==> xenon <==
==> flow/design.v (excerpt) <==
module test_wrapper #(
	parameter SYS_VERSION = 41,
	parameter WIDTH = 16,
	parameter NUM_SUB_MON = 3
)(
	input clk,
	input reset,
	input       [5:0] slave_address,
	input             slave_read,
	input             slave_write,
	input      [31:0] slave_writedata,
	output reg [31:0] slave_readdata,
	output [WIDTH-1:0] dut_a,
	output [WIDTH-1:0] dut_b,
	input  [WIDTH-1:0] dut_out
);
Settings: LEC_CHECK=0, ABC_AREA=1, CAP_MARGIN=30, CORE_MARGIN=2, CORE_UTILIZATION=70, CTS_CLUSTER_SIZE=24, HOLD_SLACK_MARGIN=0.29, SETUP_SLACK_MARGIN=-0.16, SLEW_MARGIN=20; clock period 1.62 ns.
run.sh (not shown) runs the stock make flow with config.mk's settings and CLKGATE_MAP_FILE=.
==> garnet (differences from xenon) <==
- ABC_AREA: 1 -> default
- CAP_MARGIN: 30 -> 20
- CORE_UTILIZATION: 70 -> 72
- CTS_CLUSTER_SIZE: 24 -> 31
- HOLD_SLACK_MARGIN: 0.29 -> -0.09
- PLACE_DENSITY: default -> 0.64
==> flow/constraint.sdc (replaced) <==
create_clock -name core_clock -period 1.55 [get_ports {clk}]
set_input_delay 0.3100 -clock core_clock [delete_from_list [all_inputs] [get_ports {clk}]]
set_output_delay 0.3100 -clock core_clock [all_outputs]
set_load 0.01 [all_outputs]
==> delta (differences from xenon) <==
- ABC_AREA: 1 -> default
- CAP_MARGIN: 30 -> 20
- CORE_UTILIZATION: 70 -> 33
- CTS_CLUSTER_SIZE: 24 -> default
- HOLD_SLACK_MARGIN: 0.29 -> default
- SETUP_SLACK_MARGIN: -0.16 -> default
==> flow/constraint.sdc (replaced) <==
create_clock -name core_clock -period 2.8 [get_ports {clk}]
set_input_delay 0.5600 -clock core_clock [delete_from_list [all_inputs] [get_ports {clk}]]
set_output_delay 0.5600 -clock core_clock [all_outputs]
set_load 0.01 [all_outputs]
==> deck_impl_summary.md <==
Physical Implementation Snapshot

Run status
  – Status: complete, no violations

STA
  – Clk_skew: 0.0329 ns
  – Fin crit share: 0.918

Cells and area
  – Design area: 34,300 um^2
  – Nonclk buf count: 177

Pwr
  – Clock share of power: 0.468
  – Sequential share of power: 0.518

Flow run
  – Max cap viols: 0

Critical path
  – Buf/Inv on CP: 0
  – CP endpoint kind: flop
  – FF-to-FF path depth: 8
  – Largest stage delay, worst path: 0.40 ns
  – Arrival time worst endpoint: 2.92 ns

Logic synthesis
  – Cell total in the yosys stat output: 2,466
  – Synth cell count leaders: dfxtp_1, nor2_1, edfxtp_1
  – Synthesized instance count: 2,466
  – Adder Area Share: 0.0240

Detailed routing
  – Antenna Diode Count: 1

GRT
  – Met2 GRT Util: 0.241
-- figures above: delta

==> deck_impl_summary.md <==
Run Summary

Floorplan
  – Starting Density: 0.725
  – Die span in x: 204 um

Logic synthesis
  – Synth cell count leaders: dfxtp_1, nor2_1, edfxtp_1
  – Post-synth top area cell: dfxtp_1
  – Yosys warnings: 14
  – Ao+oa area frac: 0.0784
  – Yosys xor share: 0.0434
  – Cell total in the yosys stat output: ~2,500
  – #FFs+latches synth: approximately 790
  – Syn_nets: 2,579
  – Simple share: 0.136
  – Multiplexer share of the synthesized area: 0.0608
  – Adder Area Share: 0.0240
  – Synthesized instance count: 2,466

Run status
  – Exit stage: global routing
  – First error: [ERROR GRT-0232] Routing congestion too high. Check the congestion heatmap in the GUI.
  – Status: stopped before the end

Clock network
  – CTS Buffer Depth: 3

Place
  – # port buffers: between 100 and 150

GRT
  – Met2 GRT Util: 0.955
-- figures above: garnet

==> deck_impl_summary.md <==
Physical Implementation Snapshot

Pwr
  – Sequential share of power: 0.511
  – Clock share of power: 0.469

Run status
  – Status: complete, but fails checks
  – SO Viols: negative setup slack

Detailed routing
  – Antenna Diode Count: 8

GRT
  – Met2 GRT Util: 0.751

Logic synthesis
  – Cell total in the yosys stat output: 3,463
  – Synthesized instance count: 3,463
  – Synth cell count leaders: nand2_1, nor2_1, dfxtp_1
  – Adder Area Share: 0.0224

STA
  – Fin crit share: 1.50
  – Final setup viols: 260
  – Clk_skew: 0.0824 ns
  – PnR worst setup slack: -0.813 ns

Critical path
  – FF-to-FF path depth: 5
  – Buf/Inv on CP: 3
  – Largest stage delay, worst path: 0.90 ns
  – Arrival time worst endpoint: 2.81 ns
  – CP endpoint kind: flop

Cells and area
  – Design area: 38,300 um^2

Flow run
  – Max cap viols: 0
-- figures above: xenon


* * *

==> inputs of lagoon <==
Starting RTL as in the previous note.
## test_wrapper
module test_wrapper #(
	parameter SYS_VERSION = 41,
	parameter WIDTH = 16,
	parameter NUM_SUB_MON = 3
)(
	input clk,
	input reset,
	input       [5:0] slave_address,
	input             slave_read,
	input             slave_write,
	input      [31:0] slave_writedata,
	output reg [31:0] slave_readdata,
	output [WIDTH-1:0] dut_a,
	output [WIDTH-1:0] dut_b,
	input  [WIDTH-1:0] dut_out
);
clock: 2.08 ns
lec_check: 0
cap_margin: 10
core_margin: 2
core_utilization: 72
cts_cluster_diameter: 381
cts_cluster_size: 32
hold_slack_margin: 0.29
place_density: 0.64
setup_slack_margin: -0.16
slew_margin: 20
==> fjord: changes against lagoon <==
==> flow/config.mk (replaced) <==
export PLATFORM = sky130hd
export DESIGN_NAME = test_wrapper
export DESIGN_NICKNAME = test_wrapper
export VERILOG_FILES = /design/flow/design.v
export SDC_FILE = /design/flow/constraint.sdc
export NUM_CORES = 4
export LEC_CHECK = 0
export CAP_MARGIN = 20
export CORE_MARGIN = 2
export CORE_UTILIZATION = 70
export CTS_CLUSTER_DIAMETER = 381
export CTS_CLUSTER_SIZE = 20
export SETUP_SLACK_MARGIN = -0.16
export SLEW_MARGIN = 20
==> flow/constraint.sdc (replaced) <==
create_clock -name core_clock -period 1.61 [get_ports {clk}]
set_input_delay 0.3220 -clock core_clock [delete_from_list [all_inputs] [get_ports {clk}]]
set_output_delay 0.3220 -clock core_clock [all_outputs]
set_load 0.01 [all_outputs]
==> notes <==
fjord reached the layout checks and failed them: negative setup slack. lagoon finished but fails on negative setup slack. Against lagoon, the die size of fjord is higher by about 2.8%. Against lagoon, the clock skew of fjord is higher by 0.0013 ns. In fjord the final area is higher than in lagoon, by 9.4%. Between lagoon and fjord, the lower global-route usage is in lagoon (gap 3.1 points). In lagoon the worst setup slack is better than in fjord, by 0.45 ns. Of lagoon and fjord, lagoon has the higher sequential share of layout area (gap 4.6 points). In fjord the maximum frequency is higher than in lagoon, by about 1%. In fjord the register-to-register slack is lower than in lagoon, by 0.45 ns. Synthesized cell count is the same in lagoon and fjord. In flip-flop count, lagoon and fjord do not differ.
Power is estimated from default activity; no workload was simulated.
